Setup of wip/pepper:
==> flow/design.v (excerpt) <==
module badicecream(input         Clk,                 
                             Reset,               
                             frame_clk,           
                input [10:0]   DrawX, DrawY ,    
				input [15:0]   keycode,				  
               	output logic is_BI	,			 
				output logic [10:0] BI_X, BI_Y,
				input logic up_wall, down_wall , left_wall, right_wall,
				output logic [10:0] BI_X_Pos, BI_Y_Pos,
				output logic [5:0] BI_BlkX_Pos, BI_BlkY_Pos
              );
	enum logic[2:0] { 
					 right=3'b000, 
					 left=3'b001,
					 up=3'b010,
					 down=3'b011,
					 Halted=3'b100} Dir, Dir_in, Dir_delayed, Dir_delayed_in;
    parameter [10:0] BI_X_Corner = 11'd64;   
    parameter [10:0] BI_Y_Corner = 11'd95;   
    parameter [5:0] BI_Blk_X_Corner = 6'd1;   
    parameter [5:0] BI_Blk_Y_Corner = 6'd1;   
    parameter [10:0] BI_X_Step = 10'd1;       
    parameter [10:0] BI_Y_Step = 10'd1;       
    parameter  BI_sizeX = 6'd32;         
	parameter  BI_sizeY = 6'd48;
	logic [5:0] frame_counter, per_frame_counter;   
	logic [5:0] frame_counter_in, per_frame_counter_in;
	logic [5:0] pace_counter, pace_counter_in;
    logic [10:0] BI_X_Motion, BI_Y_Motion;
    logic [10:0] BI_X_Pos_in, BI_X_Motion_in, BI_Y_Pos_in, BI_Y_Motion_in;
	logic [5:0] BI_BlkX_Pos_in, BI_BlkY_Pos_in;
	logic [2:0] health;
	assign health = 3'd1;    
    logic frame_clk_delayed, frame_clk_rising_edge;
   always_ff @ (posedge Clk) 
	begin
        frame_clk_delayed <= frame_clk;
        frame_clk_rising_edge <= (frame_clk == 1'b1) && (frame_clk_delayed == 1'b0);
		if (Reset)
		begin
			frame_counter <= 6'b0;
  ...
For scale: ~730 cells after synthesis, roughly 68 flip-flops, ~100 I/O pins, ~0.0060 mm^2 of cells after synthesis.
clock: 6.29 ns
lec_check: 0
abc_area: 0
cap_margin: 20
core_margin: 2
core_utilization: 68
cts_cluster_diameter: 244
cts_cluster_size: 31
hold_slack_margin: -0.1
setup_slack_margin: 1.88
slew_margin: 20
tns_end_percent: 5
run.sh (not shown) runs the stock make flow with config.mk's settings and CLKGATE_MAP_FILE=.
The flow ended early for wip/pepper: it failed with a tool error in 5_1_grt.
[inputs] wip/lagoon vs wip/pepper
Settings: SETUP_SLACK_MARGIN changed from 1.88 to -0.49; ABC_AREA changed from 0 to 1; TNS_END_PERCENT removed (was 5).
Findings:
wip/lagoon ends up with higher vertical die dimension than wip/pepper does. In the tables for wip/lagoon and wip/pepper, number of rows created at floorplan reads lower with wip/pepper. Compared wip/lagoon vs wip/pepper, and unique cell type count in the Yosys netlist is down in wip/lagoon. The higher synthesized cell count came out of wip/lagoon. wip/lagoon: complete, dirty (negative setup slack). wip/pepper → wip/lagoon: yosys synthesis chip area now sits higher, synthesized cell area now sits higher.
Relative to wip/lagoon, the following input files were edited for wip/sierra:
Settings: ABC_AREA no longer set, was 1; CTS_CLUSTER_DIAMETER no longer set, was 244; the clock period (ns, I/O delays scaled along) now 6.6, was 6.29.
==> comparison <==
| wip/sierra | all stages done | FAIL | negative setup slack |. Diff wip/lagoon..wip/sierra | share of the core filled by cells before placement | negligible. Against wip/lagoon, wip/sierra comes in 2 higher on iteration count of the initial detailed-routing pass. wip/sierra — clock power share 4.4 points lower, wip/lagoon as reference. wip/lagoon and wip/sierra ended up with nearly the same register fraction of the total cell area. Relative to wip/lagoon, sequential cell fraction of total power has decreased by 2.2 points in wip/sierra. Compare wip/lagoon and wip/sierra | global-route usage lower: wip/lagoon. Against wip/lagoon, design area in wip/sierra rose slightly. Changes observed in wip/sierra relative to wip/lagoon: total power consumption of the routed design climbed about 1.7%; area fraction in compound gates after synthesis grew by 0.77 points. wip/lagoon leaves more setup margin than wip/sierra. When wip/sierra is measured against wip/lagoon, its routed wire length turns out 8200 um higher.
The inputs of wip/nickel differ from those of wip/sierra as listed below.
Settings: SETUP_SLACK_MARGIN now 0.2, was -0.49; CORE_UTILIZATION now 28, was 68; CTS_CLUSTER_SIZE no longer set, was 31; HOLD_SLACK_MARGIN no longer set, was -0.1; the clock period (ns, I/O delays scaled along) now 8.15, was 6.6.
==> comparison <==
- Both conditions hold for wip/nickel: the flow ran to the end and the final layout passed the timing, design-rule and antenna checks.
- When the final numbers for wip/nickel and wip/sierra were put side by side, the biggest cell delay along the critical path turned out to be smaller in wip/nickel.
- Quantity of gates resized following cts (wip/sierra / wip/nickel): 1.4
- wip/nickel against wip/sierra: power in the clock group now larger, worst setup slack now larger.
- Between wip/nickel and wip/sierra, global-route met1 utilization is higher for wip/sierra, wip/nickel comes in under that.
- Comparing via density per instance for wip/nickel and wip/sierra, the bigger number came from wip/sierra.
- wip/nickel ends up with lower number of nets at the end of the flow than wip/sierra does.
- Measured against wip/sierra, the power of wip/nickel comes out at 0.826 times the reference value.
- Final design instance area without fill: wip/sierra vs wip/nickel, no meaningful difference

========
Setup of job 101:
badicecream again, from the RTL that the note above started with.
make LEC_CHECK=0 ABC_AREA=1 CAP_MARGIN=20 CORE_ASPECT_RATIO=1.05 CORE_MARGIN=2 CORE_UTILIZATION=72 CTS_CLUSTER_DIAMETER=116 CTS_CLUSTER_SIZE=15 MAX_ROUTING_LAYER=met5 PLACE_DENSITY_LB_ADDON=0.11 SLEW_MARGIN=20 TNS_END_PERCENT=100 finish   # period 5.39 ns
Job 101 terminated abnormally: clock tree synthesis (4_1_cts) reported DPL-0038.
### job 101 -> job 102
==> flow/config.mk <==
export PLATFORM = sky130hd
export DESIGN_NAME = badicecream
export DESIGN_NICKNAME = badicecream
export VERILOG_FILES = /design/flow/design.v
export SDC_FILE = /design/flow/constraint.sdc
export NUM_CORES = 4
export LEC_CHECK = 0
export CAP_MARGIN = 20
export CORE_MARGIN = 2
export CORE_UTILIZATION = 68
export CTS_CLUSTER_DIAMETER = 116
export CTS_CLUSTER_SIZE = 33
export MAX_ROUTING_LAYER = met5
export PLACE_DENSITY = 0.67
export SLEW_MARGIN = 20
export TNS_END_PERCENT = 15
==> flow/constraint.sdc <==
create_clock -name core_clock -period 9.0 [get_ports {Clk}]
set_input_delay 1.8000 -clock core_clock [delete_from_list [all_inputs] [get_ports {Clk}]]
set_output_delay 1.8000 -clock core_clock [all_outputs]
set_load 0.01 [all_outputs]
- Looking at the reports, job 102 completed the entire flow and the layout it produced met the timing, design-rule and antenna checks.
- NOTE: standard cell area after detailed placement in job 102 falls short of that of job 101
- Relative to job 101, simple-gate share of the synthesized area has gone down in job 102.
- Compare job 102 and job 101 | number of cell rows lower: job 102
- The run showing the smaller area fraction in xor and xnor cells is job 101.

========
badicecream again, from the RTL that the note above started with.
clock: 5.39 ns
lec_check: 0
abc_area: 1
cap_margin: 20
core_aspect_ratio: 1.05
core_margin: 2
core_utilization: 70
cts_cluster_diameter: 116
max_routing_layer: met5
place_density_lb_addon: 0.11
slew_margin: 20
tns_end_percent: 15
The starting point did not get past clock tree synthesis (4_1_cts).
Next try:
==> flow/config.mk (replaced) <==
export PLATFORM = sky130hd
export DESIGN_NAME = badicecream
export DESIGN_NICKNAME = badicecream
export VERILOG_FILES = /design/flow/design.v
export SDC_FILE = /design/flow/constraint.sdc
export NUM_CORES = 4
export LEC_CHECK = 0
export CAP_MARGIN = 20
export CORE_MARGIN = 2
export CORE_UTILIZATION = 52
export SETUP_SLACK_MARGIN = 0.2
export SLEW_MARGIN = 20
==> flow/constraint.sdc (replaced) <==
create_clock -name core_clock -period 5.91 [get_ports {Clk}]
set_input_delay 1.1820 -clock core_clock [delete_from_list [all_inputs] [get_ports {Clk}]]
set_output_delay 1.1820 -clock core_clock [all_outputs]
set_load 0.01 [all_outputs]
This time the run finished but fails on negative setup slack.
Synthesized cell count decreases by 22%.
Synthesized area decreases by 6.1%.
Die size increases by 25%.
Next try:
--- a/flow/config.mk
+++ b/flow/config.mk
@@ -10,2 +10,2 @@
-export CORE_UTILIZATION = 52
-export SETUP_SLACK_MARGIN = 0.2
+export CORE_UTILIZATION = 64
+export SETUP_SLACK_MARGIN = -0.49
==> flow/constraint.sdc (replaced) <==
create_clock -name core_clock -period 6.6 [get_ports {Clk}]
set_input_delay 1.3200 -clock core_clock [delete_from_list [all_inputs] [get_ports {Clk}]]
set_output_delay 1.3200 -clock core_clock [all_outputs]
set_load 0.01 [all_outputs]
Outcome: The changed run completed, yet does not pass: negative setup slack. Die size went down by 18%. Clock power went down by 30%. Utilization went up by 8.5 points. Cell count went down by 8.9%. Combinational power went down by 19%. Flip-flop count does not change. Sequential share of layout area went up by 1.8 points. Routed wire length went up by 8.0%. Non-clock buffer count went down by 67.
Next try:
--- a/flow/config.mk
+++ b/flow/config.mk
@@ -10 +10,3 @@
-export CORE_UTILIZATION = 64
+export CORE_UTILIZATION = 70
+export CTS_CLUSTER_SIZE = 32
+export PLACE_DENSITY = 0.67
==> flow/constraint.sdc (replaced) <==
create_clock -name core_clock -period 7.16 [get_ports {Clk}]
set_input_delay 1.4320 -clock core_clock [delete_from_list [all_inputs] [get_ports {Clk}]]
set_output_delay 1.4320 -clock core_clock [all_outputs]
set_load 0.01 [all_outputs]
=> Now the flow aborted during global routing (5_1_grt); die area falls by about 8%; area after synthesis does not change; synthesized cell count does not change.
Next try:
--- a/flow/config.mk
+++ b/flow/config.mk
@@ -10,4 +10,2 @@
-export CORE_UTILIZATION = 70
-export CTS_CLUSTER_SIZE = 32
-export PLACE_DENSITY = 0.67
-export SETUP_SLACK_MARGIN = -0.49
+export CORE_UTILIZATION = 40
+export SETUP_SLACK_MARGIN = 0.2
==> flow/constraint.sdc (replaced) <==
create_clock -name core_clock -period 8.0 [get_ports {Clk}]
set_input_delay 1.6000 -clock core_clock [delete_from_list [all_inputs] [get_ports {Clk}]]
set_output_delay 1.6000 -clock core_clock [all_outputs]
set_load 0.01 [all_outputs]
What happened:
- With this change the flow finished with timing, DRC and antenna clean
- area after synthesis stays the same
- die size grows by about 70%
- synthesized cell count does not change
Next try:
--- a/flow/config.mk
+++ b/flow/config.mk
@@ -8 +8,2 @@
-export CAP_MARGIN = 20
+export ABC_AREA = 1
+export CAP_MARGIN = 15
@@ -10,0 +12,3 @@
+export GPL_ROUTABILITY_DRIVEN = 0
+export GPL_TIMING_DRIVEN = 0
+export MAX_ROUTING_LAYER = met4
@@ -12 +16 @@
-export SLEW_MARGIN = 20
+export SLEW_MARGIN = 30
The changed run produced a clean layout.
Sequential share of layout area increases by 0.25 points.
Non-clock buffer count went down by 56.
Routed wire length came out higher by 0.54%.

========
== P ==
Starting RTL as in the previous note.
Settings: LEC_CHECK=0, CAP_MARGIN=0, CORE_MARGIN=2, CORE_UTILIZATION=65, CTS_CLUSTER_DIAMETER=37, SETUP_SLACK_MARGIN=1.58, SLEW_MARGIN=20; clock period 5.3 ns.
The flow for P finished, though final verification flagged negative setup slack.
diff inputs: P => Q
==> flow/config.mk <==
export PLATFORM = sky130hd
export DESIGN_NAME = badicecream
export DESIGN_NICKNAME = badicecream
export VERILOG_FILES = /design/flow/design.v
export SDC_FILE = /design/flow/constraint.sdc
export NUM_CORES = 4
export LEC_CHECK = 0
export CAP_MARGIN = 20
export CORE_MARGIN = 2
export CORE_UTILIZATION = 40
export SETUP_SLACK_MARGIN = 0.2
export SLEW_MARGIN = 20
==> flow/constraint.sdc <==
create_clock -name core_clock -period 7.72 [get_ports {Clk}]
set_input_delay 1.5440 -clock core_clock [delete_from_list [all_inputs] [get_ports {Clk}]]
set_output_delay 1.5440 -clock core_clock [all_outputs]
set_load 0.01 [all_outputs]
Notes after the runs:
Run comparison: Q last element of the critical path BI_Y[6]; P last element of the critical path BI_Y[3]. Share of final layout cell area taken by non-clock buffers: lower on Q. [Q] worst path required time rose 1.94 ns relative to P. Of Q and P, it is Q that has the higher proportion of cell area occupied by registers. In Q, the fraction of the cycle the final worst path needs came out 39 points below the value in P. Q was carried through to the last stage, and its layout satisfied the timing, design-rule and antenna checks. Looking at worst hold slack, Q sits below P. Average via count per standard cell went down by more than a quarter going from P to Q. Between P and Q, final tally of setup violations is higher for P, Q comes in under that. Taking P as the reference, in Q routed wire length now smaller, global-route met2 utilization now smaller. Compared with P, in Q count of clock-buffer cells in the layout dropped 1; die height increased 26%.
Inputs modified between Q and R:
-- flow/config.mk --
<<< Q, line 6
export NUM_CORES = 4
export LEC_CHECK = 0
export CAP_MARGIN = 20
export CORE_MARGIN = 2
export CORE_UTILIZATION = 40
export SETUP_SLACK_MARGIN = 0.2
export SLEW_MARGIN = 20
>>> R, line 6
export NUM_CORES = 4
export LEC_CHECK = 0
export ABC_AREA = 1
export CAP_MARGIN = 20
export CORE_MARGIN = 2
export CORE_UTILIZATION = 72
export CTS_CLUSTER_SIZE = 100
export SETUP_SLACK_MARGIN = 0.2
export SLEW_MARGIN = 20
==> flow/constraint.sdc <==
create_clock -name core_clock -period 6.28 [get_ports {Clk}]
set_input_delay 1.2560 -clock core_clock [delete_from_list [all_inputs] [get_ports {Clk}]]
set_output_delay 1.2560 -clock core_clock [all_outputs]
set_load 0.01 [all_outputs]
Stage in which a tool error killed R: 4_1_cts. Diff Q -> R: area of the synthesized netlist per yosys stat has increased, worst setup slack before clock tree synthesis has increased, number of distinct standard cells referenced by the synthesized netlist has decreased, number of cells after detailed placement has increased, area after synthesis has increased. From Q to R the numbers moved as follows: die area decreased 40%; chip width down 28 um; synthesized instance count shows an increase of 29%.
The following lists how S was set up differently from R:
==> flow/config.mk <==
export PLATFORM = sky130hd
export DESIGN_NAME = badicecream
export DESIGN_NICKNAME = badicecream
export VERILOG_FILES = /design/flow/design.v
export SDC_FILE = /design/flow/constraint.sdc
export NUM_CORES = 4
export LEC_CHECK = 0
export CAP_MARGIN = 20
export CORE_MARGIN = 2
export CORE_UTILIZATION = 64
export SLEW_MARGIN = 20
==> flow/constraint.sdc <==
create_clock -name core_clock -period 5.69 [get_ports {Clk}]
set_input_delay 1.1380 -clock core_clock [delete_from_list [all_inputs] [get_ports {Clk}]]
set_output_delay 1.1380 -clock core_clock [all_outputs]
set_load 0.01 [all_outputs]
### Flow results
- S failed in 5_1_grt with ODB-0269.
- Compared with R, in S die span in y shows an increase of 2.6 um, HPWL after detailed placement shows a reduction of about 10%, sequential share of the synthesized area shows an increase of 1.4 points, synthesized instance count shows a reduction of 210, synthesis-stage register bit count shows no meaningful change.
- Compared with R, S shows total die size that has gone up by a few percent.
- S ended with less minimum setup slack after placement than R.

========
== run A ==
Starting RTL as in the previous note.
export LEC_CHECK = 0
export CAP_MARGIN = 20
export CELL_PAD_IN_SITES_GLOBAL_PLACEMENT = 1
export CORE_ASPECT_RATIO = 0.53
export CORE_MARGIN = 2
export CORE_UTILIZATION = 38
export CTS_CLUSTER_DIAMETER = 396
export GPL_ROUTABILITY_DRIVEN = 0
export GPL_TIMING_DRIVEN = 0
export HOLD_SLACK_MARGIN = 0.04
export MAX_ROUTING_LAYER = met4
export PLACE_DENSITY = 0.85
export SLEW_MARGIN = 20
export TNS_END_PERCENT = 15
create_clock -name core_clock -period 4.34 [get_ports {Clk}]
Final checks on run A, whose flow otherwise completed, came back failing, citing setup timing.
For run B, these inputs were changed with respect to run A:
# run A
export LEC_CHECK = 0
export CAP_MARGIN = 20
export CELL_PAD_IN_SITES_GLOBAL_PLACEMENT = 1
export CORE_ASPECT_RATIO = 0.53
export CORE_MARGIN = 2
export CORE_UTILIZATION = 38
export CTS_CLUSTER_DIAMETER = 396
export GPL_ROUTABILITY_DRIVEN = 0
export GPL_TIMING_DRIVEN = 0
export HOLD_SLACK_MARGIN = 0.04
export MAX_ROUTING_LAYER = met4
export PLACE_DENSITY = 0.85
export SLEW_MARGIN = 20
export TNS_END_PERCENT = 15
create_clock -name core_clock -period 4.34 [get_ports {Clk}]
# run B
export LEC_CHECK = 0
export CAP_MARGIN = 20
export CELL_PAD_IN_SITES_GLOBAL_PLACEMENT = 1
export CORE_ASPECT_RATIO = 0.53
export CORE_MARGIN = 2
export CORE_UTILIZATION = 38
export CTS_CLUSTER_DIAMETER = 396
export CTS_CLUSTER_SIZE = 16
export GPL_ROUTABILITY_DRIVEN = 0
export GPL_TIMING_DRIVEN = 0
export HOLD_SLACK_MARGIN = 0.04
export MAX_ROUTING_LAYER = met4
export PLACE_DENSITY = 0.85
export SLEW_MARGIN = 20
export TNS_END_PERCENT = 35
create_clock -name core_clock -period 12.4 [get_ports {Clk}]
### Flow results
Note that the summed area of non-filler cells in the final layout recorded for run A amounts to 1.09 times the value seen in run B.
Relative to run A, the actual slew at the worst max-slew pin of run B is higher by 0.19 ns.
On least setup slack across all paths after layout: run B sits above run A.
As far as residual antenna-violating net count after detailed routing goes, run A and run B are indistinguishable; the numbers are identical.
Relative to run A, run B improves first-pass GRT wire length.
From the logs: run A reached the end of the flow and failed the layout checks with setup timing.
Run B completed every stage of the flow, and the final layout passed the timing, design-rule and antenna checks.
Delta (run B minus run A): aoi/oai-family share of the synthesized area has remained practically unchanged, via count has decreased.
Going from run A to run B, power consumption shows a reduction of 1.4 mW, flip-flop and latch share of the layout cell area shows an increase of 1.5 points, required time at the endpoint of the critical path shows an increase of 6.45 ns.
#### Input delta (run C over run B)
# run B
export LEC_CHECK = 0
export CAP_MARGIN = 20
export CELL_PAD_IN_SITES_GLOBAL_PLACEMENT = 1
export CORE_ASPECT_RATIO = 0.53
export CORE_MARGIN = 2
export CORE_UTILIZATION = 38
export CTS_CLUSTER_DIAMETER = 396
export CTS_CLUSTER_SIZE = 16
export GPL_ROUTABILITY_DRIVEN = 0
export GPL_TIMING_DRIVEN = 0
export HOLD_SLACK_MARGIN = 0.04
export MAX_ROUTING_LAYER = met4
export PLACE_DENSITY = 0.85
export SLEW_MARGIN = 20
export TNS_END_PERCENT = 35
create_clock -name core_clock -period 12.4 [get_ports {Clk}]
# run C
export LEC_CHECK = 0
export CAP_MARGIN = 20
export CORE_MARGIN = 2
export CORE_UTILIZATION = 66
export SETUP_SLACK_MARGIN = 0.2
export SLEW_MARGIN = 20
create_clock -name core_clock -period 7.72 [get_ports {Clk}]
[summary]
- Taking run B as the reference, in run C final net count +59; critical-path maximum fanout -6.
- Measured against run C, the total placed cells including tap cells of run B comes out at 1.08 times the reference value.
- Although it ran to completion, run C produced a layout that fails the final checks because of setup timing.
- Run C against run B: slew of the pin with the lowest slew margin now larger, starting DRC count in detailed routing climbed 867, final tally of setup violations up 12, HPWL after detailed placement has decreased.
- Against run B, run C reports a delay contributed by the slowest stage of the critical path that is lower.
Inputs modified between run C and run D:
# run C
export LEC_CHECK = 0
export CAP_MARGIN = 20
export CORE_MARGIN = 2
export CORE_UTILIZATION = 66
export SETUP_SLACK_MARGIN = 0.2
export SLEW_MARGIN = 20
create_clock -name core_clock -period 7.72 [get_ports {Clk}]
# run D
export LEC_CHECK = 0
export CAP_MARGIN = 20
export CORE_MARGIN = 2
export CORE_UTILIZATION = 72
export CTS_CLUSTER_DIAMETER = 391
export PLACE_DENSITY = 0.4
export SETUP_SLACK_MARGIN = 0.2
export SLEW_MARGIN = 20
create_clock -name core_clock -period 4.01 [get_ports {Clk}]
Findings:
The flow ran to completion for all of run C and run D but run D, which stopped partway. As of run D, placer's final routability congestion estimate had fallen by more than 10% compared to run C. Die area was lower in the run labelled run D. Run D vs run C — area inside the core boundary dropped 630 sq um.
For run E, these inputs were changed with respect to run D:
# run D
export LEC_CHECK = 0
export CAP_MARGIN = 20
export CORE_MARGIN = 2
export CORE_UTILIZATION = 72
export CTS_CLUSTER_DIAMETER = 391
export PLACE_DENSITY = 0.4
export SETUP_SLACK_MARGIN = 0.2
export SLEW_MARGIN = 20
create_clock -name core_clock -period 4.01 [get_ports {Clk}]
# run E
export LEC_CHECK = 0
export ABC_AREA = 1
export CAP_MARGIN = 20
export CORE_MARGIN = 2
export CORE_UTILIZATION = 72
export CTS_CLUSTER_DIAMETER = 371
export CTS_CLUSTER_SIZE = 100
export PLACE_DENSITY = 0.41
export SETUP_SLACK_MARGIN = 0.2
export SLEW_MARGIN = 20
create_clock -name core_clock -period 6.27 [get_ports {Clk}]
Results
Run E: DPL-0033 in 4_1_cts -> run aborted
Count of mapped cells out of synthesis (run E over run D): increase, about 30%
Run E vs. run D: die area +6.2%, area share of and-or/or-and cells after synthesis went down by 0.77 points.
Setup changes, run E to run F
# run E
export LEC_CHECK = 0
export ABC_AREA = 1
export CAP_MARGIN = 20
export CORE_MARGIN = 2
export CORE_UTILIZATION = 72
export CTS_CLUSTER_DIAMETER = 371
export CTS_CLUSTER_SIZE = 100
export PLACE_DENSITY = 0.41
export SETUP_SLACK_MARGIN = 0.2
export SLEW_MARGIN = 20
create_clock -name core_clock -period 6.27 [get_ports {Clk}]
# run F
export LEC_CHECK = 0
export ABC_AREA = 1
export CAP_MARGIN = 20
export CORE_MARGIN = 2
export CORE_UTILIZATION = 62
export SETUP_SLACK_MARGIN = 0.2
export SLEW_MARGIN = 20
create_clock -name core_clock -period 4.29 [get_ports {Clk}]
### Flow results
- Run F: flow complete, layout not clean; failing: setup timing
- When run F is measured against run E, its post-placement cell area turns out 560 sq um higher.
- Run E → run F: die size now larger, HPWL after detailed placement went down, distinct cell type count after synthesis barely changed.
- Reported for run E and run F, synthesized area turned out identical to the last digit.
- Run F vs run E, chip height went up by 7.3 microns.
Power and IR drop assume default switching activity.
